==> flow/run.sh <==
#!/bin/bash
# the make line also repeats each setting of config.mk as NAME=value (left out here)
make -C /OpenROAD-flow-scripts/flow DESIGN_CONFIG=/design/flow/config.mk WORK_HOME=/design/flow/orfs CLKGATE_MAP_FILE= finish
==> flow/config.mk <==
export PLATFORM = sky130hd
export DESIGN_NAME = alu
export DESIGN_NICKNAME = alu
export VERILOG_FILES = /design/flow/design.v
export SDC_FILE = /design/flow/constraint.sdc
export NUM_CORES = 4
export LEC_CHECK = 0
export CAP_MARGIN = 20
export CELL_PAD_IN_SITES_GLOBAL_PLACEMENT = 2
export CORE_MARGIN = 9
export CORE_UTILIZATION = 38
export GPL_ROUTABILITY_DRIVEN = 1
export MIN_ROUTING_LAYER = met2
export PLACE_DENSITY = 0.5
export SLEW_MARGIN = 20
export TNS_END_PERCENT = 100
==> flow/constraint.sdc <==
create_clock -name core_clock -period 12.1 [get_ports {i_clk}]
set_input_delay 2.4200 -clock core_clock [delete_from_list [all_inputs] [get_ports {i_clk}]]
set_output_delay 2.4200 -clock core_clock [all_outputs]
set_load 0.01 [all_outputs]
==> flow/design.v <==
module alu #(
    parameter INT_W  = 4,
    parameter FRAC_W = 6,
    parameter INST_W = 4,
    parameter DATA_W = INT_W + FRAC_W
)(
    input                     i_clk,
    input                     i_rst_n,
    input                     i_valid,
    input signed [DATA_W-1:0] i_data_a,
    input signed [DATA_W-1:0] i_data_b,
    input        [INST_W-1:0] i_inst,
    output                    o_valid,
    output       [DATA_W-1:0] o_data
);  
reg [DATA_W-1:0] o_data_w, o_data_r;
reg              o_valid_w, o_valid_r;
assign o_valid = o_valid_r;
assign o_data = o_data_r;
reg [9:0] o_data_t;  
wire signed [10:0] sum_temp;
assign sum_temp = {i_data_a[9],i_data_a} + {i_data_b[9],i_data_b};
wire signed [10:0] sub_temp;
assign sub_temp = {i_data_a[9],i_data_a} - {i_data_b[9],i_data_b};
wire signed [19:0] mult_temp;
wire signed [20:0] mult_rnd;
wire signed [14:0] mult_r;
assign mult_temp = i_data_a * i_data_b;
assign mult_rnd = $signed({mult_temp[19],mult_temp}) + $signed(21'd32);  
assign mult_r = mult_rnd[20:6];
wire signed [20:0] i_data_f;
wire signed [20:0] o_data_f;
wire signed [14:0] mult_f;
assign i_data_f = {{5{o_data_r[9]}},o_data_r,6'b0};
assign o_data_f = i_data_f + $signed({mult_temp[19],mult_temp}) + $signed(21'd32);
assign mult_f = o_data_f[20:6];
wire signed [10:0] tanh_pos;
wire signed [10:0] tanh_neg;
assign tanh_pos = ({i_data_a[9],i_data_a} + $signed(11'd33)) >>> 1;
assign tanh_neg = ({i_data_a[9],i_data_a} - $signed(11'd31)) >>> 1;
always@(*)begin
    o_data_t = 10'd0;
    case(i_inst)
        4'd0:begin  
            if (sum_temp > $signed(11'd511)) o_data_t = 10'b0111_1111_11;
            else if (sum_temp < $signed(-11'sd512)) o_data_t = 10'b1000_0000_00;
            else o_data_t = sum_temp[9:0];
        end
        4'd1:begin  
            if (sub_temp > $signed(11'd511)) o_data_t = 10'b0111_1111_11;
            else if (sub_temp < $signed(-11'sd512)) o_data_t = 10'b1000_0000_00;
            else o_data_t = sub_temp[9:0];
        end
        4'd2:begin  
            if (mult_r > $signed(15'd511)) o_data_t = 10'b0111_1111_11;
            else if (mult_r < $signed(-15'sd512)) o_data_t = 10'b1000_0000_00;
            else o_data_t = mult_r[9:0];
        end
        4'd3:begin  
            if (mult_f > $signed(15'd511)) o_data_t = 10'b0111_1111_11;
            else if (mult_f < $signed(-15'sd512)) o_data_t = 10'b1000_0000_00;
            else o_data_t = mult_f[9:0];
        end
        4'd4:begin  
            if(!i_data_a[9])begin
                if(i_data_a >= 10'b0001_1000_00) o_data_t = 10'b0001_0000_00;
                else if(i_data_a >= 10'b0000_1000_00) o_data_t = tanh_pos[9:0];
                else o_data_t = i_data_a;
            end
            else begin
                if(i_data_a >= 10'b1111_100000) o_data_t = i_data_a;
                else if(i_data_a >= 10'b1110_1000_00) o_data_t = tanh_neg[9:0];
                else o_data_t = 10'b1111_0000_00;
            end
        end
        4'd5:begin  
            o_data_t = i_data_a | (~i_data_b);
        end
        4'd6:begin  
            casez(i_data_a)
            10'b1???_????_??: o_data_t = 10'd0;
            10'b01??_????_??: o_data_t = 10'd1;
            10'b001?_????_??: o_data_t = 10'd2;
            10'b0001_????_??: o_data_t = 10'd3;
            10'b0000_1???_??: o_data_t = 10'd4;
            10'b0000_01??_??: o_data_t = 10'd5;
            10'b0000_001?_??: o_data_t = 10'd6;
            10'b0000_0001_??: o_data_t = 10'd7;
            10'b0000_0000_1?: o_data_t = 10'd8;
            10'b0000_0000_01: o_data_t = 10'd9;
            10'd0: o_data_t = 10'd10;
            endcase
        end
        4'd7:begin  
            casez(i_data_a)
            10'd0: o_data_t = 10'd0;
            10'b????_????_?1: o_data_t = 10'd0;
            10'b????_????_10: o_data_t = 10'd1;
            10'b????_???1_00: o_data_t = 10'd2;
            10'b????_??10_00: o_data_t = 10'd3;
            10'b????_?100_00: o_data_t = 10'd4;
            10'b????_1000_00: o_data_t = 10'd5;
            10'b???1_0000_00: o_data_t = 10'd6;
            10'b??10_0000_00: o_data_t = 10'd7;
            10'b?100_0000_00: o_data_t = 10'd8;
            10'b1000_0000_00: o_data_t = 10'd9;
            endcase
        end
        4'd8:begin  
            o_data_t = i_data_a[9] + i_data_a[8] +i_data_a[7] +i_data_a[6] +i_data_a[5] +i_data_a[4] +i_data_a[3] +i_data_a[2] +i_data_a[1] +i_data_a[0];
        end
        4'd9:begin  
            if(i_data_b == 10'd0) o_data_t = i_data_a;
            else if(i_data_b == 10'd1) o_data_t = {i_data_a[8:0],i_data_a[9]};
            else if(i_data_b == 10'd2) o_data_t = {i_data_a[7:0],i_data_a[9:8]};
            else if(i_data_b == 10'd3) o_data_t = {i_data_a[6:0],i_data_a[9:7]};
            else if(i_data_b == 10'd4) o_data_t = {i_data_a[5:0],i_data_a[9:6]};
            else if(i_data_b == 10'd5) o_data_t = {i_data_a[4:0],i_data_a[9:5]};
            else if(i_data_b == 10'd6) o_data_t = {i_data_a[3:0],i_data_a[9:4]};
            else if(i_data_b == 10'd7) o_data_t = {i_data_a[2:0],i_data_a[9:3]};
            else if(i_data_b == 10'd8) o_data_t = {i_data_a[1:0],i_data_a[9:2]};
            else   o_data_t = {i_data_a[0],i_data_a[9:1]};
        end
    endcase
end
always@(*) begin
    o_data_w = o_data_t;
    o_valid_w = (i_valid == 1'b1)? 1'b1:1'b0;
end
always@(posedge i_clk or negedge i_rst_n) begin
    if (!i_rst_n) begin
        o_data_r <= 'b0;
        o_valid_r <= 'b0;
    end 
    else begin
        if (i_valid) o_data_r <= o_data_w;
        o_valid_r <= o_valid_w;
    end
end
endmodule
==> flow_metrics.env, run 1 <==
# source this file to load flow results
export IMPL_cts_buffers=3
export IMPL_ys_sh_aoi_pct=24.4
export IMPL_grt_overflow_total=0
export IMPL_yosys_area_share_simple_pct=20.3
export IMPL_ys_seq_share_pct=3.09
export IMPL_wirelength_microns=38200
export IMPL_top_cells_by_area="fa_1, ha_1, inv_1"
export IMPL_fin_crit_sh_pct=93.9
export IMPL_grt_usage_pct=39.9
export IMPL_skew_ns=0.00589
export IMPL_synth_top_cell_by_area="fa_1"
export IMPL_status="finished clean"
export IMPL_cap_violations=0
export IMPL_ys_warn_count=1
export IMPL_area_growth_pct=9.50
export IMPL_die_w_microns=171
export IMPL_cts_setup_buffers=0
export IMPL_cp_required_ns=12.18
export IMPL_top_layer="met5"
export IMPL_hold_path_class="reg -> reg"
export IMPL_yosys_area_sq_um=8900
export IMPL_synth_avg_cell_area_sq_um=7.59
export IMPL_num_vias=12700
export IMPL_ff2ff_setup_slack_ns=8.35
export IMPL_ioPinCount=38
export IMPL_r2r_start="o_data_r[0]$_DFFE_PN0P_"
export IMPL_antenna_found_initial=3
export IMPL_top_cells_by_count="inv_1, nand2_1, nor2_1"
export IMPL_edf_count=0
export IMPL_whs_ns=0.583
export IMPL_yosys_cells=1173
export IMPL_cts_path_max_buffers=2
export IMPL_worst_path_buf_inv=3
export IMPL_portBuffers=37
export IMPL_slew_viol_final=0
export IMPL_crit_path_start="i_data_b[8]"
export IMPL_cp_slowest_cell="clkdlybuf4s50_1"
export IMPL_dieArea_sq_um=29300
export IMPL_synthArstFlopShare_pct=100
export IMPL_cts_clk_slew_worst_paths_ns=0.04
export IMPL_critical_path_max_stage_delay_ns=0.87
export IMPL_cts_resized=0
export IMPL_yosys_most_used_dff="dfrtp_1"
export IMPL_grt_pass1_vias=14300
export IMPL_crit_end="o_data_r[7]$_DFFE_PN0P_"
export IMPL_ys_top_logic_family="adder cells"
export IMPL_h_tree_depth=1
export IMPL_relSlewSlack_pct=23.0
export IMPL_crit_top_cell="fa_1"
export IMPL_met1_length_microns=0
export IMPL_hold_end="o_data_r[8]$_DFFE_PN0P_"
export IMPL_crit_path_start_kind="primary input"
export IMPL_drt_initial_drc_count=3083
export IMPL_r2r_cells=10
export IMPL_tightest_slew_ns=1.14
export IMPL_initial_core_util_pct=39.0
export IMPL_reg2reg_to="o_data_r[7]$_DFFE_PN0P_"
export IMPL_hp_start="o_data_r[8]$_DFFE_PN0P_"
export IMPL_wl_per_cell_microns=25.3
export IMPL_top_cell_area_share_pct=22.3
export IMPL_postCtsHoldBufs=0
export IMPL_met2WireLength_microns=17000
export IMPL_core_sq_um=22800
export IMPL_setup_violations=0
export IMPL_cp_max_fo=9
export IMPL_hold_viol=0
export IMPL_viasPerCell=8.39
export IMPL_muxShareOfSynthArea_pct=1.91
export IMPL_holdPathStages=2
export IMPL_post_synth_top_count_cell="inv_1"
export IMPL_path_class="in -> reg"
export IMPL_nNetsFinal=1413
export IMPL_fmax_mhz=88.0
export IMPL_gp_congestion=1.05
export IMPL_wl_met3_microns=16100
export IMPL_rsz0062_at_grt="no"
export IMPL_yosys_cell_types_count=92
export IMPL_cts_tree="yes"
export IMPL_synthesis_area_sq_um=8900
export IMPL_cp_data_arrival_time_ns=11.44
export IMPL_xor_share_pct=4.88
export IMPL_synthCells=1173
export IMPL_setup_tns_final_ns=0
export IMPL_adder_share_pct=35.9
export IMPL_cts_sinks=11
export IMPL_clk_latency_ns=0.25
export IMPL_die_h_microns=171
export IMPL_cp_top_family="adder cells"
export IMPL_crit_path_end_kind="flip-flop"
export IMPL_antenna_left=0
export IMPL_dr_pass1_iters=13
export IMPL_dp_hpwl_microns=29400
export IMPL_ys_ff=11
export IMPL_fp_nets=1396
export IMPL_rows=55
export IMPL_drcViolationCount=0
export IMPL_grt_pass1_wl_microns=58100
export IMPL_clockRootBuffer="clkbuf_16"
export IMPL_grt_start_max_net_pins=29
export IMPL_fin_crit_ns=11.37
export IMPL_tool_warnings=51
export IMPL_crit_cells=26
-- layout make-up --
class,count,area [sq um]
inverters,166,623
well taps,313,392
flip-flops and latches,11,275
repair buffers,66,588
fillers,2439,13100
clock buffers,4,78.8
multi-input cells,942,7780
diodes,5,12.5
-- stage by stage --
stage	std cells	setup WS, ns	instance area (sq um)	utilization (%)
finish	1507	0.733	9750	42.7
global placement	1498	0.885	9660	42.3
global route	1506	0.376	9750	42.7
CTS	1502	1.11	9740	42.6
floorplan	1173	2.30	8900	-
detailed placement	1498	0.898	9660	42.3
-- layer usage --
| metal | GRT usage (%) | up-vias |
|---|---|---|
| met2 | 46.2 | 3629 |
| met1 | - | 4346 |
| met5 | 16.8 | - |
| met4 | 7.11 | 19 |
| met3 | 53.9 | 537 |
| li1 | - | 4120 |
==> run 2, diff against run 1 <==
Settings changed: ABC_AREA set to 1, CAP_MARGIN 20 to 15, CELL_PAD_IN_SITES_GLOBAL_PLACEMENT 2 to 3, CORE_MARGIN 9 to 2, CORE_UTILIZATION 38 to 32, CTS_CLUSTER_DIAMETER set to 316, GPL_ROUTABILITY_DRIVEN 1 to not set, HOLD_SLACK_MARGIN set to 0.23, MAX_ROUTING_LAYER set to met5, MIN_ROUTING_LAYER met2 to not set, PLACE_DENSITY 0.5 to not set, SETUP_SLACK_MARGIN set to 1.81, TNS_END_PERCENT 100 to not set.
Clock period 12.1 ns to 18.4 ns, I/O delays scaled along.
==> flow_metrics.env, run 2 <==
# source this file to load flow results
export IMPL_die_w_microns=178
export IMPL_dieArea_sq_um=31500
export IMPL_hp_start="o_data_r[2]$_DFFE_PN0P_"
export IMPL_status="finished clean"
export IMPL_ys_ff=11
export IMPL_post_synth_top_count_cell="nand2_1"
export IMPL_fmax_mhz=89.5
export IMPL_critical_path_max_stage_delay_ns=1.02
export IMPL_rows=63
export IMPL_gp_congestion=0.853
export IMPL_cts_path_max_buffers=2
export IMPL_fin_crit_sh_pct=60.7
export IMPL_tightest_slew_ns=0.977
export IMPL_cp_top_family="adder cells"
export IMPL_synth_avg_cell_area_sq_um=6.06
export IMPL_crit_path_start="i_data_b[2]"
export IMPL_slew_viol_final=0
export IMPL_muxShareOfSynthArea_pct=0
export IMPL_yosys_area_sq_um=9640
export IMPL_crit_cells=32
export IMPL_top_cells_by_count="nand2_1, inv_1, nor2_1"
export IMPL_grt_overflow_total=0
export IMPL_yosys_most_used_dff="dfrtp_1"
export IMPL_rsz0062_at_grt="no"
export IMPL_reg2reg_to="o_data_r[7]$_DFFE_PN0P_"
export IMPL_nNetsFinal=1823
export IMPL_die_h_microns=178
export IMPL_top_cell_area_share_pct=20.6
export IMPL_viasPerCell=4.95
export IMPL_edf_count=0
export IMPL_synth_top_cell_by_area="fa_1"
export IMPL_yosys_cell_types_count=49
export IMPL_crit_path_start_kind="primary input"
export IMPL_dp_hpwl_microns=29100
export IMPL_fp_nets=1813
export IMPL_place_ws_ns=6.96
export IMPL_core_sq_um=29600
export IMPL_cts_buffers=3
export IMPL_hold_path_class="reg -> reg"
export IMPL_cap_violations=0
export IMPL_antenna_left=0
export IMPL_cts_sinks=11
export IMPL_clk_latency_ns=0.24
export IMPL_cts_resized=0
export IMPL_cts_tree="yes"
export IMPL_cts_setup_buffers=0
export IMPL_ys_seq_share_pct=2.86
export IMPL_grt_pass1_vias=9804
export IMPL_whs_ns=0.534
export IMPL_cp_slowest_cell="clkdlybuf4s50_1"
export IMPL_portBuffers=37
export IMPL_clockRootBuffer="clkbuf_16"
export IMPL_grt_pass1_wl_microns=56500
export IMPL_relSlewSlack_pct=34.7
export IMPL_skew_ns=0.00468
export IMPL_postCtsHoldBufs=0
export IMPL_drt_initial_drc_count=585
export IMPL_dr_pass1_iters=5
export IMPL_wl_per_cell_microns=18.1
export IMPL_tool_warnings=51
export IMPL_crit_end="o_data_r[7]$_DFFE_PN0P_"
export IMPL_synthCells=1590
export IMPL_initial_core_util_pct=32.5
export IMPL_path_class="in -> reg"
export IMPL_cp_required_ns=18.58
export IMPL_setup_tns_final_ns=0
export IMPL_cts_clk_slew_worst_paths_ns=0.04
export IMPL_setup_violations=0
export IMPL_cp_data_arrival_time_ns=11.35
export IMPL_cp_max_fo=14
export IMPL_synthArstFlopShare_pct=100
export IMPL_ff2ff_setup_slack_ns=15.37
export IMPL_yosys_cells=1590
export IMPL_num_vias=9848
export IMPL_adder_share_pct=33.2
export IMPL_grt_usage_pct=23.3
export IMPL_antenna_found_initial=0
export IMPL_holdPathStages=2
export IMPL_ys_sh_aoi_pct=12.7
export IMPL_ys_top_logic_family="adder cells"
export IMPL_r2r_start="o_data_r[2]$_DFFE_PN0P_"
export IMPL_r2r_cells=18
export IMPL_hold_end="o_data_r[2]$_DFFE_PN0P_"
export IMPL_worst_slack_ns=7.23
export IMPL_drcViolationCount=0
export IMPL_antenna_cells=0
export IMPL_area_growth_pct=8.81
export IMPL_xor_share_pct=3.45
export IMPL_crit_path_end_kind="flip-flop"
export IMPL_ioPinCount=38
export IMPL_synthesis_area_sq_um=9640
export IMPL_top_cells_by_area="fa_1, nand2_1, ha_1"
export IMPL_hold_viol=0
export IMPL_h_tree_depth=1
export IMPL_yosys_area_share_simple_pct=33.2
export IMPL_crit_top_cell="nand2_1"
export IMPL_wirelength_microns=35900
export IMPL_grt_start_max_net_pins=30
export IMPL_fin_crit_ns=11.17
export IMPL_worst_path_buf_inv=5
export IMPL_ys_warn_count=1
run 2: layout make-up:
cell class                      instances  area [sq um]
Clock buffer                            4          78.8
Fill cell                            3434         19100
Inverter                              323          1210
Multi-Input combinational cell       1208          7940
Sequential cell                        11           275
Tap cell                              390           488
Timing Repair Buffer                   53           490
run 2: routing by layer:
layer | track usage, % | routed length (microns)
met1 | 32.4 | 17400
met2 | 40.0 | 16700
met3 | 1.14 | 1190
met4 | 4.54 | 695
met5 | 0 | 0
run 2: metrics by stage:
step / std cells / instance area [sq um] / util (%)
5_1_grt: 1989 / 10500 / 35.4
2_1_floorplan: 1590 / 9640 / -
4_1_cts: 1989 / 10500 / 35.4
3_5_place_dp: 1985 / 10400 / 35.1
3_3_place_gp: 1985 / 10400 / 35.1
6_report: 1989 / 10500 / 35.4
==> run 3, diff against run 2 <==
Settings changed: ABC_AREA 1 to 0, CAP_MARGIN 15 to 20, CELL_PAD_IN_SITES_GLOBAL_PLACEMENT 3 to 2, CORE_UTILIZATION 32 to 61, CTS_CLUSTER_DIAMETER 316 to 180, GPL_ROUTABILITY_DRIVEN set to 0, GPL_TIMING_DRIVEN set to 1, HOLD_SLACK_MARGIN 0.23 to not set, MAX_ROUTING_LAYER met5 to met4, PLACE_DENSITY_LB_ADDON set to 0.21, SETUP_SLACK_MARGIN 1.81 to 2.05, TNS_END_PERCENT set to 35.
Clock period 18.4 ns to 8.5 ns, I/O delays scaled along.
==> flow_metrics.env, run 3 <==
# flow metrics
export IMPL_adder_share_pct=35.9
export IMPL_initial_core_util_pct=61.7
export IMPL_synthCells=1173
export IMPL_yosys_area_share_simple_pct=20.3
export IMPL_synth_avg_cell_area_sq_um=7.59
export IMPL_xor_share_pct=4.88
export IMPL_dieArea_sq_um=15600
export IMPL_ys_warn_count=1
export IMPL_core_sq_um=14400
export IMPL_top_cells_by_count="inv_1, nand2_1, nor2_1"
export IMPL_stop_stage="global placement without I/O (3_1_place_gp_skip_io)"
export IMPL_yosys_area_sq_um=8900
export IMPL_synthArstFlopShare_pct=100
export IMPL_ys_sh_aoi_pct=24.4
export IMPL_yosys_cells=1173
export IMPL_post_synth_top_count_cell="inv_1"
export IMPL_top_cells_by_area="fa_1, ha_1, inv_1"
export IMPL_ys_seq_share_pct=3.09
export IMPL_muxShareOfSynthArea_pct=1.91
export IMPL_fp_nets=1396
export IMPL_synthesis_area_sq_um=8900
export IMPL_die_w_microns=125
export IMPL_error_line="[ERROR FLW-0024] Place density exceeds 1.0 (current PLACE_DENSITY_LB_ADDON =  0.21). Please check if the value of  PLACE_DENSITY_LB_ADDON is between 0 and 0.99."
export IMPL_top_cell_area_share_pct=22.3
export IMPL_yosys_most_used_dff="dfrtp_1"
export IMPL_synth_top_cell_by_area="fa_1"
export IMPL_die_h_microns=125
export IMPL_ys_ff=11
export IMPL_edf_count=0
export IMPL_rows=44
export IMPL_status="stopped before the end"
export IMPL_ys_top_logic_family="adder cells"
export IMPL_yosys_cell_types_count=92
==> run 4, diff against run 3 <==
Settings changed: ABC_AREA 0 to not set, CELL_PAD_IN_SITES_GLOBAL_PLACEMENT 2 to not set, CTS_CLUSTER_DIAMETER 180 to not set, GPL_ROUTABILITY_DRIVEN 0 to not set, GPL_TIMING_DRIVEN 1 to not set, MAX_ROUTING_LAYER met4 to not set, PLACE_DENSITY_LB_ADDON 0.21 to not set, SETUP_SLACK_MARGIN 2.05 to 2.48, TNS_END_PERCENT 35 to not set.
Clock period 8.5 ns to 8.49 ns, I/O delays scaled along.
==> flow_metrics.env, run 4 <==
# source this file to load flow results
export IMPL_synthesis_area_sq_um=8900
export IMPL_critical_path_max_stage_delay_ns=0.54
export IMPL_rows=44
export IMPL_antenna_left=0
export IMPL_cp_required_ns=8.60
export IMPL_drt_initial_drc_count=1338
export IMPL_xor_share_pct=4.88
export IMPL_crit_path_start_kind="primary input"
export IMPL_status="finished with violations"
export IMPL_synth_top_cell_by_area="fa_1"
export IMPL_final_area_sq_um=12000
export IMPL_reg2reg_to="o_data_r[6]$_DFFE_PN0P_"
export IMPL_relSlewSlack_pct=29.9
export IMPL_setup_violations=3
export IMPL_clockRootBuffer="clkbuf_16"
export IMPL_cts_clk_slew_worst_paths_ns=0.05
export IMPL_cts_path_max_buffers=2
export IMPL_ys_ff=11
export IMPL_ys_top_logic_family="adder cells"
export IMPL_fp_nets=1396
export IMPL_top_cells_by_count="inv_1, nand2_1, nor2_1"
export IMPL_yosys_cells=1173
export IMPL_comb_area_sq_um=8430
export IMPL_gp_congestion=1.03
export IMPL_ys_warn_count=1
export IMPL_portBuffers=37
export IMPL_final_cells=1591
export IMPL_hold_viol=0
export IMPL_dp_hpwl_microns=28600
export IMPL_postCtsHoldBufs=0
export IMPL_slew_viol_final=0
export IMPL_wirelength_microns=38300
export IMPL_ys_seq_share_pct=3.09
export IMPL_cp_top_family="adder cells"
export IMPL_yosys_area_share_simple_pct=20.3
export IMPL_muxShareOfSynthArea_pct=1.91
export IMPL_die_w_microns=125
export IMPL_nNetsFinal=1630
export IMPL_check_faults="setup timing"
export IMPL_synth_avg_cell_area_sq_um=7.59
export IMPL_worst_path_buf_inv=8
export IMPL_grt_use_met2_pct=74.3
export IMPL_hp_start="o_data_r[2]$_DFFE_PN0P_"
export IMPL_yosys_most_used_dff="dfrtp_1"
export IMPL_rsz0062_at_grt="yes"
export IMPL_cts_buffers=3
export IMPL_num_vias=10900
export IMPL_seqCellArea_sq_um=275
export IMPL_clk_latency_ns=0.25
export IMPL_drcViolationCount=0
export IMPL_tightest_slew_ns=1.04
export IMPL_crit_top_cell="fa_1"
export IMPL_cp_max_fo=7
export IMPL_whs_ns=0.606
export IMPL_cap_violations=0
export IMPL_r2r_cells=12
export IMPL_synthArstFlopShare_pct=100
export IMPL_place_ws_ns=-0.827
export IMPL_wl_per_cell_microns=24.1
export IMPL_grt_busiest_layer="met2"
export IMPL_die_h_microns=125
export IMPL_hold_path_class="reg -> reg"
export IMPL_setup_tns_final_ns=-0.0958
export IMPL_fin_crit_ns=8.54
export IMPL_cp_slowest_cell="fa_1"
export IMPL_path_class="in -> reg"
export IMPL_r2r_start="o_data_r[0]$_DFFE_PN0P_"
export IMPL_dr_pass1_iters=6
export IMPL_ys_sh_aoi_pct=24.4
export IMPL_fmax_mhz=117
export IMPL_h_tree_depth=1
export IMPL_hold_end="o_data_r[2]$_DFFE_PN0P_"
export IMPL_yosys_area_sq_um=8900
export IMPL_post_synth_top_count_cell="inv_1"
export IMPL_holdPathStages=2
export IMPL_synthCells=1173
export IMPL_ff2ff_setup_slack_ns=5.16
export IMPL_viasPerCell=6.87
export IMPL_edf_count=0
export IMPL_met3_usage_pct=8.76
export IMPL_crit_end="o_data_r[6]$_DFFE_PN0P_"
export IMPL_core_sq_um=14400
export IMPL_cts_sinks=11
export IMPL_grt_overflow_total=0
export IMPL_adder_share_pct=35.9
export IMPL_fin_crit_sh_pct=101
export IMPL_yosys_cell_types_count=92
export IMPL_crit_path_start="i_data_a[4]"
export IMPL_cts_tree="yes"
export IMPL_skew_ns=0.00451
export IMPL_dieArea_sq_um=15600
export IMPL_grt_pass1_vias=10600
export IMPL_area_growth_pct=34.6
export IMPL_grt_usage_pct=45.2
export IMPL_antenna_found_initial=0
export IMPL_fillers=869
export IMPL_place_inst=1552
export IMPL_initial_core_util_pct=61.7
export IMPL_grt_pass1_wl_microns=55900
export IMPL_top_cell_area_share_pct=22.3
export IMPL_worst_slack_ns=-0.0506
export IMPL_fin_util_pct=83.1
export IMPL_ioPinCount=38
export IMPL_cp_data_arrival_time_ns=8.65
export IMPL_place_area_sq_um=11000
export IMPL_crit_cells=32
export IMPL_use_met1_pct=55.9
export IMPL_tool_warnings=54
export IMPL_crit_path_end_kind="flip-flop"
export IMPL_top_cells_by_area="fa_1, ha_1, inv_1"
export IMPL_grt_start_max_net_pins=22
run 4: what timing repair did:
action / in CTS / in global routing
pin swaps: 44 / 84
gates cloned: 0 / 0
resized: 136 / 128
endpoints found under the setup margin: 10 / 10
setup buffers: 15 / 19
run 4: cell type report:
cell class | count | area share [%]
inverter | 166 | 5.43
multi-input combinational | 942 | 70.4
sequential | 11 | 2.30
timing repair buffer | 283 | 19.3
antenna | 1 | 0.0209
clock buffer | 4 | 0.657
tap | 184 | 1.92
run 4: routing by layer:
layer / vias to the layer above / part of all wire (%)
met3: 304 / 12
met5: - / 0
li1: 4584 / -
met1: 5149 / 35
met2: 889 / 46
met4: 0 / 8.1
==> run 5, diff against run 4 <==
Settings changed: ABC_AREA set to 1, CORE_UTILIZATION 61 to 63, CTS_CLUSTER_DIAMETER set to 160, CTS_CLUSTER_SIZE set to 99, SETUP_SLACK_MARGIN 2.48 to not set.
Clock period 8.49 ns to 6.4 ns, I/O delays scaled along.
==> flow_metrics.env, run 5 <==
# flow metrics
export IMPL_initial_core_util_pct=63.9
export IMPL_cts_sinks=11
export IMPL_gp_congestion=1.05
export IMPL_place_area_sq_um=11800
export IMPL_ys_top_logic_family="adder cells"
export IMPL_top_cells_by_area="fa_1, nand2_1, ha_1"
export IMPL_ys_seq_share_pct=2.86
export IMPL_place_inst=1938
export IMPL_adder_share_pct=33.2
export IMPL_edf_count=0
export IMPL_dieArea_sq_um=16300
export IMPL_yosys_cell_types_count=49
export IMPL_muxShareOfSynthArea_pct=0
export IMPL_grt_usage_pct=71.2
export IMPL_ys_sh_aoi_pct=12.7
export IMPL_ys_ff=11
export IMPL_top_cell_area_share_pct=20.6
export IMPL_error_line="[ERROR GRT-0232] Routing congestion too high. Check the congestion heatmap in the GUI."
export IMPL_synth_avg_cell_area_sq_um=6.06
export IMPL_place_ws_ns=-1.63
export IMPL_die_h_microns=128
export IMPL_synthArstFlopShare_pct=100
export IMPL_rows=45
export IMPL_dp_hpwl_microns=28200
export IMPL_h_tree_depth=1
export IMPL_ys_warn_count=1
export IMPL_yosys_cells=1590
export IMPL_yosys_most_used_dff="dfrtp_1"
export IMPL_yosys_area_share_simple_pct=33.2
export IMPL_clockRootBuffer="clkbuf_16"
export IMPL_core_sq_um=15100
export IMPL_synth_top_cell_by_area="fa_1"
export IMPL_yosys_area_sq_um=9640
export IMPL_portBuffers=37
export IMPL_post_synth_top_count_cell="nand2_1"
export IMPL_ioPinCount=38
export IMPL_fp_nets=1813
export IMPL_synthesis_area_sq_um=9640
export IMPL_stop_stage="global routing (5_1_grt)"
export IMPL_status="stopped before the end"
export IMPL_synthCells=1590
export IMPL_cts_buffers=3
export IMPL_postCtsHoldBufs=0
export IMPL_top_cells_by_count="nand2_1, inv_1, nor2_1"
export IMPL_die_w_microns=128
export IMPL_xor_share_pct=3.45
export IMPL_cts_path_max_buffers=2
export IMPL_grt_overflow_total=100
-- run 5: repair_timing --
action | in CTS
pin swaps | 146
resized | 242
setup endpoints to repair | 10
buffers inserted | 55
cloned | 6
-- run 5: metal layers --
layer / overflow / track usage [%]
met1: 1 / 68.7
met2: 53 / 93.3
met3: 0 / 52.0
met4: 46 / 74.8
met5: 0 / 8.67
==> run 6, diff against run 5 <==
Settings changed: ABC_AREA 1 to not set, CORE_UTILIZATION 63 to 72, CTS_CLUSTER_DIAMETER 160 to not set, CTS_CLUSTER_SIZE 99 to 90, PLACE_DENSITY_LB_ADDON set to 0.24, SETUP_SLACK_MARGIN set to -0.51, TNS_END_PERCENT set to 5.
Clock period 6.4 ns to 8.89 ns, I/O delays scaled along.
==> flow_metrics.env, run 6 <==
# flow metrics
export IMPL_status="stopped before the end"
export IMPL_stop_stage="global routing (5_1_grt)"
export IMPL_error_line="[ERROR GRT-0232] Routing congestion too high. Check the congestion heatmap in the GUI."
export IMPL_dieArea_sq_um=13300
export IMPL_ys_seq_share_pct=3.09
export IMPL_ys_warn_count=1
export IMPL_postCtsHoldBufs=0
export IMPL_clockRootBuffer="clkbuf_16"
export IMPL_yosys_most_used_dff="dfrtp_1"
export IMPL_top_cells_by_area="fa_1, ha_1, inv_1"
export IMPL_cts_path_max_buffers=2
export IMPL_dp_hpwl_microns=28800
export IMPL_cts_sinks=11
export IMPL_grt_overflow_total=9
export IMPL_gp_congestion=1.19
export IMPL_synthArstFlopShare_pct=100
export IMPL_yosys_cell_types_count=92
export IMPL_ioPinCount=38
export IMPL_die_w_microns=115
export IMPL_place_area_sq_um=10700
export IMPL_place_ws_ns=-0.845
export IMPL_post_synth_top_count_cell="inv_1"
export IMPL_core_sq_um=12100
export IMPL_initial_core_util_pct=73.8
export IMPL_synthCells=1173
export IMPL_ys_ff=11
export IMPL_ys_top_logic_family="adder cells"
export IMPL_ys_sh_aoi_pct=24.4
export IMPL_synth_avg_cell_area_sq_um=7.59
export IMPL_die_h_microns=115
export IMPL_adder_share_pct=35.9
export IMPL_rows=40
export IMPL_yosys_cells=1173
export IMPL_synthesis_area_sq_um=8900
export IMPL_grt_usage_pct=70.0
export IMPL_h_tree_depth=1
export IMPL_fp_nets=1396
export IMPL_xor_share_pct=4.88
export IMPL_synth_top_cell_by_area="fa_1"
export IMPL_cts_buffers=3
export IMPL_top_cells_by_count="inv_1, nand2_1, nor2_1"
export IMPL_yosys_area_sq_um=8900
export IMPL_muxShareOfSynthArea_pct=1.91
export IMPL_portBuffers=37
export IMPL_yosys_area_share_simple_pct=20.3
export IMPL_top_cell_area_share_pct=22.3
export IMPL_edf_count=0
[run 6: layer usage]
metal	global-route usage (%)	GRT overflow
met1	71.5	0
met2	88.7	3
met3	53.8	0
met4	65.1	6
met5	14.8	0
[run 6: repair_timing]
action,CTS
resized,2
buffers inserted,0
hold endpoints to repair,0
setup endpoints to repair,2
cloned,0
[run 6: through the flow]
| step | instances | util, % |
|---|---|---|
| floorplan | 1173 | - |
| global placement | 1515 | 88.8 |
| detailed placement | 1515 | 88.8 |
| CTS | 1519 | 89.5 |
==> run 7, diff against run 6 <==
Settings changed: CAP_MARGIN 20 to 15, CORE_UTILIZATION 72 to 70, CTS_CLUSTER_SIZE 90 to 40, GPL_TIMING_DRIVEN set to 1, MAX_ROUTING_LAYER set to met5, SETUP_SLACK_MARGIN -0.51 to not set, TNS_END_PERCENT 5 to 50.
Clock period 8.89 ns to 8.72 ns, I/O delays scaled along.
==> flow_metrics.env, run 7 <==
# flow metrics
export IMPL_place_area_sq_um=10700
export IMPL_synthCells=1173
export IMPL_die_w_microns=117
export IMPL_die_h_microns=117
export IMPL_ys_top_logic_family="adder cells"
export IMPL_cts_buffers=3
export IMPL_edf_count=0
export IMPL_yosys_cells=1173
export IMPL_top_cells_by_area="fa_1, ha_1, inv_1"
export IMPL_core_sq_um=12500
export IMPL_grt_usage_pct=78.6
export IMPL_gp_congestion=1.13
export IMPL_status="stopped before the end"
export IMPL_top_cell_area_share_pct=22.3
export IMPL_dieArea_sq_um=13600
export IMPL_clockRootBuffer="clkbuf_16"
export IMPL_ys_warn_count=1
export IMPL_place_inst=1514
export IMPL_synthArstFlopShare_pct=100
export IMPL_muxShareOfSynthArea_pct=1.91
export IMPL_synth_top_cell_by_area="fa_1"
export IMPL_grt_overflow_total=38
export IMPL_stop_stage="global routing (5_1_grt)"
export IMPL_synthesis_area_sq_um=8900
export IMPL_yosys_area_share_simple_pct=20.3
export IMPL_ys_sh_aoi_pct=24.4
export IMPL_rows=41
export IMPL_post_synth_top_count_cell="inv_1"
export IMPL_dp_hpwl_microns=27100
export IMPL_yosys_area_sq_um=8900
export IMPL_ys_ff=11
export IMPL_ioPinCount=38
export IMPL_portBuffers=37
export IMPL_yosys_cell_types_count=92
export IMPL_postCtsHoldBufs=0
export IMPL_top_cells_by_count="inv_1, nand2_1, nor2_1"
export IMPL_xor_share_pct=4.88
export IMPL_synth_avg_cell_area_sq_um=7.59
export IMPL_cts_path_max_buffers=2
export IMPL_adder_share_pct=35.9
export IMPL_ys_seq_share_pct=3.09
export IMPL_h_tree_depth=1
export IMPL_yosys_most_used_dff="dfrtp_1"
export IMPL_cts_sinks=11
export IMPL_initial_core_util_pct=71.1
export IMPL_fp_nets=1396
export IMPL_error_line="[ERROR GRT-0232] Routing congestion too high. Check the congestion heatmap in the GUI."
## run 7: per-stage QoR
step | TNS, ns | utilization [%] | hold slack (ns) | worst slack (ns)
after floorplan | 0 | - | 0.575 | 0.0205
after global placement | -4.22 | 85.4 | 0.572 | -0.488
after CTS | 0 | 88.0 | 0.601 | 0.00830
after detailed placement | -6.39 | 85.4 | 0.593 | -0.721
## run 7: per-layer routing
metal | track usage, % | overflow
met5 | 34.4 | 0
met4 | 77.8 | 16
met3 | 66.1 | 1
met2 | 93.6 | 21
met1 | 78.0 | 0
## run 7: repair_timing
item / 4_1_cts
buffers inserted: 14
setup endpoints to repair: 10
pin swaps: 29
resized: 56
==> run 8, diff against run 7 <==
Settings changed: CAP_MARGIN 15 to 20, CORE_UTILIZATION 70 to 72, CTS_CLUSTER_SIZE 40 to not set, GPL_TIMING_DRIVEN 1 to not set, MAX_ROUTING_LAYER met5 to not set, TNS_END_PERCENT 50 to 5.
Clock period 8.72 ns to 8.48 ns, I/O delays scaled along.
==> flow_metrics.env, run 8 <==
# flow metrics
export IMPL_status="stopped before the end"
export IMPL_stop_stage="global routing (5_1_grt)"
export IMPL_error_line="[ERROR GRT-0116] Global routing finished with congestion. Check the congestion regions in the DRC Viewer."
export IMPL_ys_ff=11
export IMPL_rows=40
export IMPL_place_area_sq_um=10900
export IMPL_grt_usage_pct=89.6
export IMPL_cts_path_max_buffers=2
export IMPL_initial_core_util_pct=73.8
export IMPL_gp_congestion=1.12
export IMPL_ioPinCount=38
export IMPL_yosys_area_sq_um=8900
export IMPL_adder_share_pct=35.9
export IMPL_yosys_cells=1173
export IMPL_portBuffers=37
export IMPL_ys_sh_aoi_pct=24.4
export IMPL_dieArea_sq_um=13300
export IMPL_top_cells_by_count="inv_1, nand2_1, nor2_1"
export IMPL_yosys_area_share_simple_pct=20.3
export IMPL_ys_seq_share_pct=3.09
export IMPL_cts_buffers=3
export IMPL_ys_top_logic_family="adder cells"
export IMPL_ys_warn_count=1
export IMPL_synthArstFlopShare_pct=100
export IMPL_die_h_microns=115
export IMPL_clockRootBuffer="clkbuf_16"
export IMPL_synth_top_cell_by_area="fa_1"
export IMPL_yosys_cell_types_count=92
export IMPL_dp_hpwl_microns=30300
export IMPL_core_sq_um=12100
export IMPL_grt_overflow_total=409
export IMPL_die_w_microns=115
export IMPL_xor_share_pct=4.88
export IMPL_fp_nets=1396
export IMPL_cts_sinks=11
export IMPL_synth_avg_cell_area_sq_um=7.59
export IMPL_post_synth_top_count_cell="inv_1"
export IMPL_muxShareOfSynthArea_pct=1.91
export IMPL_h_tree_depth=1
export IMPL_synthesis_area_sq_um=8900
export IMPL_top_cells_by_area="fa_1, ha_1, inv_1"
export IMPL_yosys_most_used_dff="dfrtp_1"
export IMPL_edf_count=0
export IMPL_top_cell_area_share_pct=22.3
export IMPL_synthCells=1173
export IMPL_postCtsHoldBufs=0
[run 8: what timing repair did]
item,4_1_cts
cloned,0
resized,165
pin swaps,40
setup endpoints to repair,10
buffers inserted,19
[run 8: metrics by stage]
step	setup slack [ns]	utilization (%)	TNS, ns	std cells	hold slack (ns)
detailed placement	-1.12	90.6	-9.87	1537	0.593
global placement	-0.644	90.6	-5.44	1537	0.585
CTS	0.00148	94.8	0	1560	0.607
floorplan	0.0180	-	0	1173	0.575
[run 8: routing by layer]
metal,overflow,global-route usage [%]
met1,9,84.0
met2,278,109
met3,12,75.3
met4,110,96.5
met5,0,39.6
==> run 9, diff against run 8 <==
Settings changed: CORE_MARGIN 2 to 4, CORE_UTILIZATION 72 to 36, CTS_CLUSTER_DIAMETER set to 296, CTS_CLUSTER_SIZE set to 100, GPL_ROUTABILITY_DRIVEN set to 0, GPL_TIMING_DRIVEN set to 1, HOLD_SLACK_MARGIN set to -0.1, MAX_ROUTING_LAYER set to met5, PLACE_DENSITY set to 0.6, PLACE_DENSITY_LB_ADDON 0.24 to not set, SLEW_MARGIN 20 to 0, TNS_END_PERCENT 5 to 10.
Clock period 8.48 ns to 17.9 ns, I/O delays scaled along.
==> flow_metrics.env, run 9 <==
# source this file to load flow results
export IMPL_crit_cells=31
export IMPL_grt_pass1_vias=9052
export IMPL_num_vias=8959
export IMPL_rsz0062_at_grt="no"
export IMPL_wl_per_cell_microns=21.0
export IMPL_grt_usage_pct=23.1
export IMPL_yosys_area_share_simple_pct=20.3
export IMPL_cp_max_fo=26
export IMPL_holdPathStages=2
export IMPL_h_tree_depth=1
export IMPL_antenna_left=0
export IMPL_fp_nets=1396
export IMPL_nNetsFinal=1399
export IMPL_status="finished clean"
export IMPL_hp_start="o_data_r[2]$_DFFE_PN0P_"
export IMPL_relSlewSlack_pct=28.9
export IMPL_cts_setup_buffers=0
export IMPL_top_cell_area_share_pct=22.3
export IMPL_grt_start_max_net_pins=30
export IMPL_r2r_cells=10
export IMPL_fillers=2536
export IMPL_synthCells=1173
export IMPL_edf_count=0
export IMPL_grt_pass1_wl_microns=50100
export IMPL_ys_top_logic_family="adder cells"
export IMPL_wirelength_microns=31400
export IMPL_dr_pass1_iters=11
export IMPL_seqCellArea_sq_um=275
export IMPL_cp_required_ns=17.97
export IMPL_die_w_microns=165
export IMPL_portBuffers=37
export IMPL_cts_path_max_buffers=2
export IMPL_ys_ff=11
export IMPL_cts_clk_slew_worst_paths_ns=0.04
export IMPL_crit_path_start_kind="primary input"
export IMPL_muxShareOfSynthArea_pct=1.91
export IMPL_yosys_most_used_dff="dfrtp_1"
export IMPL_setup_tns_final_ns=0
export IMPL_yosys_area_sq_um=8900
export IMPL_worst_path_buf_inv=8
export IMPL_ys_warn_count=1
export IMPL_area_growth_pct=8.35
export IMPL_cap_violations=0
export IMPL_ys_sh_aoi_pct=24.4
export IMPL_core_sq_um=24300
export IMPL_die_h_microns=165
export IMPL_adder_share_pct=35.9
export IMPL_dp_hpwl_microns=24700
export IMPL_yosys_cell_types_count=92
export IMPL_antenna_found_initial=0
export IMPL_hold_end="o_data_r[2]$_DFFE_PN0P_"
export IMPL_cp_slowest_cell="fa_1"
export IMPL_crit_path_end_kind="flip-flop"
export IMPL_fin_crit_sh_pct=68.5
export IMPL_reg2reg_to="o_data_r[8]$_DFFE_PN0P_"
export IMPL_viasPerCell=5.98
export IMPL_top_cells_by_area="fa_1, ha_1, inv_1"
export IMPL_ff2ff_setup_slack_ns=14.15
export IMPL_yosys_cells=1173
export IMPL_comb_area_sq_um=7780
export IMPL_drt_initial_drc_count=1016
export IMPL_antenna_cells=0
export IMPL_place_area_sq_um=9570
export IMPL_crit_end="o_data_r[8]$_DFFE_PN0P_"
export IMPL_crit_path_start="i_data_a[5]"
export IMPL_top_cells_by_count="inv_1, nand2_1, nor2_1"
export IMPL_slew_viol_final=0
export IMPL_postCtsHoldBufs=0
export IMPL_ys_seq_share_pct=3.09
export IMPL_critical_path_max_stage_delay_ns=0.55
export IMPL_skew_ns=0.00358
export IMPL_initial_core_util_pct=36.6
export IMPL_final_cells=1499
export IMPL_cp_data_arrival_time_ns=12.34
export IMPL_ioPinCount=38
export IMPL_dieArea_sq_um=27300
export IMPL_cts_resized=0
export IMPL_rows=57
export IMPL_hold_path_class="reg -> reg"
export IMPL_fin_crit_ns=12.27
export IMPL_synth_avg_cell_area_sq_um=7.59
export IMPL_xor_share_pct=4.88
export IMPL_clockRootBuffer="clkbuf_16"
export IMPL_final_area_sq_um=9650
export IMPL_cts_buffers=3
export IMPL_cts_tree="yes"
export IMPL_synthesis_area_sq_um=8900
export IMPL_synth_top_cell_by_area="fa_1"
export IMPL_path_class="in -> reg"
export IMPL_post_synth_top_count_cell="inv_1"
export IMPL_grt_overflow_total=0
export IMPL_cp_top_family="adder cells"
export IMPL_hold_viol=0
export IMPL_synthArstFlopShare_pct=100
export IMPL_fmax_mhz=81.5
export IMPL_drcViolationCount=0
export IMPL_place_inst=1495
export IMPL_cts_sinks=11
export IMPL_tightest_slew_ns=1.05
export IMPL_r2r_start="o_data_r[0]$_DFFE_PN0P_"
export IMPL_tool_warnings=49
export IMPL_setup_violations=0
export IMPL_clk_latency_ns=0.24
## run 9: layout make-up
cell class | count | share of cell area (%)
sequential | 11 | 2.85
multi-input combinational | 942 | 80.7
clock inverter | 1 | 0.0519
inverter | 166 | 6.46
tap | 324 | 4.20
timing repair buffer | 52 | 5.01
clock buffer | 3 | 0.778
## run 9: routing by layer
metal	share of wire, %	global-route usage [%]	up-vias
met2	46	38.2	435
met4	4.6	9.60	0
met1	42	31.2	4316
li1	-	-	4118
met5	0	0	-
met3	7.5	1.89	90
## run 9: per-stage QoR
stage,setup slack [ns],hold slack [ns],util (%)
4_1_cts,5.80,0.615,39.7
3_3_place_gp,5.62,0.593,39.3
2_1_floorplan,6.94,0.575,-
3_5_place_dp,5.57,0.600,39.3
5_1_grt,5.14,0.655,39.7
6_report,5.63,0.614,39.7
==> run 10, diff against run 9 <==
Settings changed: CORE_MARGIN 4 to 2, CORE_UTILIZATION 36 to 66, CTS_CLUSTER_DIAMETER 296 to not set, CTS_CLUSTER_SIZE 100 to not set, GPL_ROUTABILITY_DRIVEN 0 to not set, GPL_TIMING_DRIVEN 1 to not set, HOLD_SLACK_MARGIN -0.1 to not set, MAX_ROUTING_LAYER met5 to not set, PLACE_DENSITY 0.6 to not set, SETUP_SLACK_MARGIN set to -0.6, SLEW_MARGIN 0 to 20, TNS_END_PERCENT 10 to not set.
Clock period 17.9 ns to 8.72 ns, I/O delays scaled along.
==> flow_metrics.env, run 10 <==
# source this file to load flow results
export IMPL_cp_top_family="adder cells"
export IMPL_muxShareOfSynthArea_pct=1.91
export IMPL_cts_path_max_buffers=2
export IMPL_cap_violations=0
export IMPL_top_cells_by_count="inv_1, nand2_1, nor2_1"
export IMPL_slew_viol_final=0
export IMPL_dr_pass1_iters=8
export IMPL_status="finished with violations"
export IMPL_met3_usage_pct=11.1
export IMPL_yosys_cells=1173
export IMPL_ys_warn_count=1
export IMPL_cts_clk_slew_worst_paths_ns=0.04
export IMPL_antenna_found_initial=0
export IMPL_ys_ff=11
export IMPL_synthesis_area_sq_um=8900
export IMPL_hp_start="o_data_r[1]$_DFFE_PN0P_"
export IMPL_crit_path_start="i_data_b[4]"
export IMPL_cp_slowest_cell="clkdlybuf4s50_1"
export IMPL_fmax_mhz=107
export IMPL_grt_start_max_net_pins=27
export IMPL_crit_path_start_kind="primary input"
export IMPL_use_met1_pct=61.8
export IMPL_worst_path_buf_inv=5
export IMPL_core_sq_um=13200
export IMPL_check_faults="setup timing"
export IMPL_antenna_left=0
export IMPL_top_cells_by_area="fa_1, ha_1, inv_1"
export IMPL_place_area_sq_um=10800
export IMPL_dp_hpwl_microns=29000
export IMPL_r2r_cells=12
export IMPL_ys_sh_aoi_pct=24.4
export IMPL_synthArstFlopShare_pct=100
export IMPL_antenna_cells=0
export IMPL_fin_crit_sh_pct=108
export IMPL_grt_overflow_total=0
export IMPL_grt_pass1_vias=10400
export IMPL_grt_pass1_wl_microns=55000
export IMPL_initial_core_util_pct=67.5
export IMPL_relSlewSlack_pct=32.2
export IMPL_portBuffers=37
export IMPL_cts_buffers=3
export IMPL_ys_top_logic_family="adder cells"
export IMPL_cp_data_arrival_time_ns=9.46
export IMPL_viasPerCell=6.99
export IMPL_ys_seq_share_pct=3.09
export IMPL_gp_congestion=1.03
export IMPL_yosys_area_share_simple_pct=20.3
export IMPL_fp_nets=1396
export IMPL_drcViolationCount=0
export IMPL_area_growth_pct=24.3
export IMPL_crit_cells=28
export IMPL_wl_per_cell_microns=23.9
export IMPL_worst_slack_ns=-0.655
export IMPL_place_inst=1531
export IMPL_crit_top_cell="fa_1"
export IMPL_ioPinCount=38
export IMPL_cp_max_fo=8
export IMPL_xor_share_pct=4.88
export IMPL_top_cell_area_share_pct=22.3
export IMPL_rows=42
export IMPL_num_vias=10800
export IMPL_final_cells=1537
export IMPL_yosys_cell_types_count=92
export IMPL_crit_path_end_kind="flip-flop"
export IMPL_critical_path_max_stage_delay_ns=0.62
export IMPL_fin_crit_ns=9.37
export IMPL_post_synth_top_count_cell="inv_1"
export IMPL_cts_sinks=11
export IMPL_nNetsFinal=1585
export IMPL_clk_latency_ns=0.24
export IMPL_tool_warnings=53
export IMPL_synthCells=1173
export IMPL_synth_top_cell_by_area="fa_1"
export IMPL_yosys_most_used_dff="dfrtp_1"
export IMPL_cts_tree="yes"
export IMPL_hold_end="o_data_r[1]$_DFFE_PN0P_"
export IMPL_adder_share_pct=35.9
export IMPL_wirelength_microns=36800
export IMPL_dieArea_sq_um=14400
export IMPL_tightest_slew_ns=1.01
export IMPL_cp_required_ns=8.80
export IMPL_synth_avg_cell_area_sq_um=7.59
export IMPL_reg2reg_to="o_data_r[5]$_DFFE_PN0P_"
export IMPL_die_w_microns=120
export IMPL_h_tree_depth=1
export IMPL_final_area_sq_um=11100
export IMPL_drt_initial_drc_count=1711
export IMPL_r2r_start="o_data_r[0]$_DFFE_PN0P_"
export IMPL_place_ws_ns=-0.909
export IMPL_holdPathStages=2
export IMPL_clockRootBuffer="clkbuf_16"
export IMPL_die_h_microns=120
export IMPL_hold_viol=0
export IMPL_grt_busiest_layer="met2"
export IMPL_crit_end="o_data_r[5]$_DFFE_PN0P_"
export IMPL_yosys_area_sq_um=8900
export IMPL_path_class="in -> reg"
export IMPL_rsz0062_at_grt="yes"
export IMPL_grt_usage_pct=48.8
export IMPL_setup_violations=10
export IMPL_ff2ff_setup_slack_ns=5.20
export IMPL_edf_count=0
export IMPL_hold_path_class="reg -> reg"
export IMPL_skew_ns=0.00104
export IMPL_grt_use_met2_pct=76.6
run 10: routing by layer:
| metal | routed length [microns] | share of wire, % |
|---|---|---|
| met3 | 4970 | 13 |
| met2 | 16000 | 44 |
| met4 | 3050 | 8.3 |
| met1 | 12800 | 35 |
| met5 | 0 | 0 |
run 10: through the flow:
stage	hold slack (ns)	TNS (ns)	util, %
finish	0.587	-5.02	83.9
global route	0.600	-7.69	83.9
CTS	0.581	-4.48	82.2
detailed placement	0.571	-7.58	81.6
global placement	0.571	-4.75	81.6
floorplan	0.575	-3.06	-
run 10: final cells by class:
| class | count | area, sq um |
|---|---|---|
| clock buffer | 4 | 78.8 |
| fill | 761 | 2120 |
| inverter | 166 | 623 |
| multi-input combinational | 942 | 7960 |
| sequential | 11 | 275 |
| tap | 176 | 220 |
| timing repair buffer | 238 | 1910 |
run 10: what timing repair did:
| action | in CTS | in global routing |
|---|---|---|
| hold buffers | 0 | 0 |
| pin swaps | 0 | 10 |
| buffers inserted | 0 | 3 |
| resized | 2 | 52 |
| setup endpoints to repair | 2 | 10 |
==> run 11, diff against run 10 <==
Settings changed: CORE_UTILIZATION 66 to 40, SETUP_SLACK_MARGIN -0.6 to 2.64.
Clock period 8.72 ns to 10.5 ns, I/O delays scaled along.
==> flow_metrics.env, run 11 <==
# source this file to load flow results
export IMPL_r2r_start="o_data_r[9]$_DFFE_PN0P_"
export IMPL_dr_pass1_iters=9
export IMPL_yosys_area_share_simple_pct=20.3
export IMPL_top_cell_area_share_pct=22.3
export IMPL_die_w_microns=153
export IMPL_rsz0062_at_grt="yes"
export IMPL_fp_nets=1396
export IMPL_cp_data_arrival_time_ns=8.77
export IMPL_ys_warn_count=1
export IMPL_ys_ff=11
export IMPL_nNetsFinal=1493
export IMPL_gp_congestion=0.988
export IMPL_yosys_area_sq_um=8900
export IMPL_setup_tns_final_ns=0
export IMPL_holdPathStages=2
export IMPL_synthArstFlopShare_pct=100
export IMPL_wirelength_microns=33800
export IMPL_fmax_mhz=115
export IMPL_clk_latency_ns=0.24
export IMPL_place_area_sq_um=9860
export IMPL_h_tree_depth=1
export IMPL_wl_per_cell_microns=21.8
export IMPL_synthCells=1173
export IMPL_critical_path_max_stage_delay_ns=0.57
export IMPL_adder_share_pct=35.9
export IMPL_slew_viol_final=0
export IMPL_hold_viol=0
export IMPL_top_cells_by_area="fa_1, ha_1, inv_1"
export IMPL_area_growth_pct=25.6
export IMPL_yosys_cells=1173
export IMPL_crit_top_cell="fa_1"
export IMPL_hold_path_class="reg -> reg"
export IMPL_skew_ns=0.000870
export IMPL_fin_crit_sh_pct=83.0
export IMPL_ys_sh_aoi_pct=24.4
export IMPL_cp_required_ns=10.56
export IMPL_dieArea_sq_um=23500
export IMPL_relSlewSlack_pct=24.1
export IMPL_grt_overflow_total=0
export IMPL_synth_top_cell_by_area="fa_1"
export IMPL_xor_share_pct=4.88
export IMPL_grt_usage_pct=28.2
export IMPL_status="finished clean"
export IMPL_r2r_cells=12
export IMPL_setup_violations=0
export IMPL_yosys_most_used_dff="dfrtp_1"
export IMPL_cts_tree="yes"
export IMPL_core_sq_um=21800
export IMPL_cp_max_fo=7
export IMPL_ys_top_logic_family="adder cells"
export IMPL_die_h_microns=153
export IMPL_cts_path_max_buffers=2
export IMPL_antenna_cells=0
export IMPL_grt_pass1_vias=9308
export IMPL_cts_sinks=11
export IMPL_num_vias=9393
export IMPL_initial_core_util_pct=40.8
export IMPL_tightest_slew_ns=1.13
export IMPL_cp_slowest_cell="fa_1"
export IMPL_fin_crit_ns=8.71
export IMPL_worst_path_buf_inv=5
export IMPL_muxShareOfSynthArea_pct=1.91
export IMPL_crit_path_start="i_data_b[4]"
export IMPL_ioPinCount=38
export IMPL_cp_top_family="adder cells"
export IMPL_crit_end="o_data_r[8]$_DFFE_PN0P_"
export IMPL_antenna_found_initial=0
export IMPL_clockRootBuffer="clkbuf_16"
export IMPL_cts_buffers=3
export IMPL_crit_path_end_kind="flip-flop"
export IMPL_synthesis_area_sq_um=8900
export IMPL_hold_end="o_data_r[1]$_DFFE_PN0P_"
export IMPL_post_synth_top_count_cell="inv_1"
export IMPL_grt_start_max_net_pins=24
export IMPL_top_cells_by_count="inv_1, nand2_1, nor2_1"
export IMPL_drt_initial_drc_count=700
export IMPL_reg2reg_to="o_data_r[8]$_DFFE_PN0P_"
export IMPL_yosys_cell_types_count=92
export IMPL_ff2ff_setup_slack_ns=7.23
export IMPL_cts_clk_slew_worst_paths_ns=0.04
export IMPL_fin_util_pct=51.2
export IMPL_path_class="in -> reg"
export IMPL_drcViolationCount=0
export IMPL_antenna_left=0
export IMPL_rows=54
export IMPL_synth_avg_cell_area_sq_um=7.59
export IMPL_viasPerCell=6.06
export IMPL_edf_count=0
export IMPL_hp_start="o_data_r[1]$_DFFE_PN0P_"
export IMPL_dp_hpwl_microns=26300
export IMPL_crit_cells=29
export IMPL_tool_warnings=52
export IMPL_portBuffers=37
export IMPL_grt_pass1_wl_microns=52400
export IMPL_cap_violations=0
export IMPL_final_area_sq_um=11200
export IMPL_crit_path_start_kind="primary input"
export IMPL_ys_seq_share_pct=3.09
-- run 11: through the flow --
| stage | setup WS [ns] | cells | hold slack [ns] |
|---|---|---|---|
| 3_5_place_dp | 0.345 | 1478 | 0.574 |
| 4_1_cts | 1.92 | 1536 | 0.583 |
| 3_3_place_gp | 0.404 | 1478 | 0.586 |
| 2_1_floorplan | 1.65 | 1173 | 0.563 |
| 5_1_grt | 1.46 | 1549 | 0.617 |
| 6_report | 1.79 | 1549 | 0.588 |
-- run 11: routing by layer --
| metal | track usage (%) | vias up | part of all wire (%) |
|---|---|---|---|
| met1 | 38.3 | 4519 | 42 |
| met5 | 0 | - | 0 |
| met3 | 2.64 | 103 | 7.6 |
| met2 | 47.0 | 457 | 46 |
| met4 | 9.96 | 0 | 4.4 |
| li1 | - | 4314 | - |
-- run 11: layout make-up --
class	count	area [sq um]
fill	2115	10600
multi-input combinational	942	8510
timing repair buffer	146	1320
inverter	166	653
clock buffer	4	78.8
sequential	11	275
tap	280	350
-- run 11: what timing repair did --
action	CTS	global route
cloned	1	0
resized	244	35
pin swaps	52	32
hold buffers	0	0
setup endpoints to repair	10	10
buffers inserted	53	13
==> run 12, diff against run 11 <==
Settings changed: CORE_MARGIN 2 to 7, CORE_UTILIZATION 40 to 36, CTS_CLUSTER_SIZE set to 40, GPL_TIMING_DRIVEN set to 1, MAX_ROUTING_LAYER set to met5, PLACE_DENSITY_LB_ADDON set to 0.0, SETUP_SLACK_MARGIN 2.64 to 3.06, TNS_END_PERCENT set to 50.
Clock period 10.5 ns to 17.9 ns, I/O delays scaled along.
==> flow_metrics.env, run 12 <==
# source this file to load flow results
export IMPL_setup_tns_final_ns=0
export IMPL_cts_resized=0
export IMPL_comb_area_sq_um=7780
export IMPL_cts_buffers=3
export IMPL_ys_seq_share_pct=3.09
export IMPL_yosys_most_used_dff="dfrtp_1"
export IMPL_cts_path_max_buffers=2
export IMPL_met1_length_microns=16300
export IMPL_wl_met3_microns=1770
export IMPL_hold_viol=0
export IMPL_r2r_cells=11
export IMPL_path_class="in -> reg"
export IMPL_fmax_mhz=80.7
export IMPL_top_layer="met4"
export IMPL_synth_avg_cell_area_sq_um=7.59
export IMPL_skew_ns=0.00215
export IMPL_holdPathStages=2
export IMPL_die_w_microns=171
export IMPL_cts_clk_slew_worst_paths_ns=0.05
export IMPL_top_cells_by_count="inv_1, nand2_1, nor2_1"
export IMPL_ys_sh_aoi_pct=24.4
export IMPL_rsz0062_at_grt="no"
export IMPL_met2WireLength_microns=15900
export IMPL_fp_nets=1396
export IMPL_grt_pass1_vias=8801
export IMPL_antenna_found_initial=0
export IMPL_clockRootBuffer="clkbuf_16"
export IMPL_yosys_area_share_simple_pct=20.3
export IMPL_antenna_left=0
export IMPL_synth_top_cell_by_area="fa_1"
export IMPL_hp_start="o_data_r[8]$_DFFE_PN0P_"
export IMPL_worst_path_buf_inv=8
export IMPL_ff2ff_setup_slack_ns=14.23
export IMPL_worst_slack_ns=5.52
export IMPL_fin_util_pct=39.8
export IMPL_yosys_cells=1173
export IMPL_hold_end="o_data_r[8]$_DFFE_PN0P_"
export IMPL_cp_top_family="adder cells"
export IMPL_initial_core_util_pct=36.6
export IMPL_muxShareOfSynthArea_pct=1.91
export IMPL_dieArea_sq_um=29300
export IMPL_die_h_microns=171
export IMPL_crit_path_start="i_data_a[5]"
export IMPL_ioPinCount=38
export IMPL_setup_violations=0
export IMPL_grt_usage_pct=23.7
export IMPL_grt_pass1_wl_microns=53800
export IMPL_core_sq_um=24300
export IMPL_reg2reg_to="o_data_r[2]$_DFFE_PN0P_"
export IMPL_cts_tree="yes"
export IMPL_ys_top_logic_family="adder cells"
export IMPL_ys_warn_count=1
export IMPL_wl_per_cell_microns=23.2
export IMPL_cp_max_fo=26
export IMPL_wirelength_microns=34900
export IMPL_critical_path_max_stage_delay_ns=0.74
export IMPL_yosys_area_sq_um=8900
export IMPL_ys_ff=11
export IMPL_whs_ns=0.597
export IMPL_antenna_cells=0
export IMPL_post_synth_top_count_cell="inv_1"
export IMPL_portBuffers=37
export IMPL_top_cells_by_area="fa_1, ha_1, inv_1"
export IMPL_relSlewSlack_pct=30.6
export IMPL_cp_required_ns=18.05
export IMPL_final_area_sq_um=9680
export IMPL_cts_setup_buffers=0
export IMPL_synthCells=1173
export IMPL_nNetsFinal=1404
export IMPL_yosys_cell_types_count=92
export IMPL_place_inst=1500
export IMPL_seqCellArea_sq_um=275
export IMPL_fillers=2646
export IMPL_tool_warnings=49
export IMPL_rows=57
export IMPL_clk_latency_ns=0.24
export IMPL_status="finished clean"
export IMPL_place_area_sq_um=9610
export IMPL_top_cell_area_share_pct=22.3
export IMPL_crit_path_start_kind="primary input"
export IMPL_r2r_start="o_data_r[0]$_DFFE_PN0P_"
export IMPL_slew_viol_final=0
export IMPL_xor_share_pct=4.88
export IMPL_gp_congestion=0.939
export IMPL_viasPerCell=5.87
export IMPL_adder_share_pct=35.9
export IMPL_cts_sinks=11
export IMPL_edf_count=0
export IMPL_fin_crit_ns=12.38
export IMPL_drt_initial_drc_count=828
export IMPL_crit_cells=31
export IMPL_cp_slowest_cell="o31ai_2"
export IMPL_dr_pass1_iters=10
export IMPL_area_growth_pct=8.75
export IMPL_cp_data_arrival_time_ns=12.54
export IMPL_h_tree_depth=1
export IMPL_final_cells=1504
export IMPL_drcViolationCount=0
export IMPL_fin_crit_sh_pct=69.2
export IMPL_crit_end="o_data_r[2]$_DFFE_PN0P_"
export IMPL_dp_hpwl_microns=27500
export IMPL_cap_violations=0
export IMPL_place_ws_ns=5.31
export IMPL_postCtsHoldBufs=0
export IMPL_synthArstFlopShare_pct=100
export IMPL_crit_path_end_kind="flip-flop"
export IMPL_num_vias=8831
export IMPL_tightest_slew_ns=1.03
export IMPL_grt_overflow_total=0
export IMPL_hold_path_class="reg -> reg"
export IMPL_grt_start_max_net_pins=30
export IMPL_synthesis_area_sq_um=8900
==> run 12: layout make-up <==
class	count	share of cell area [%]
multi-input cells	942	80.3
clock buffers	4	0.814
well taps	324	4.19
flip-flops and latches	11	2.84
inverters	166	6.43
repair buffers	57	5.37
==> run 12: per-layer routing <==
layer / up-vias / global-route usage, %
li1: 4145 / -
met5: - / 0
met3: 43 / 1.79
met4: 0 / 5.22
met2: 308 / 39.6
met1: 4335 / 33.3
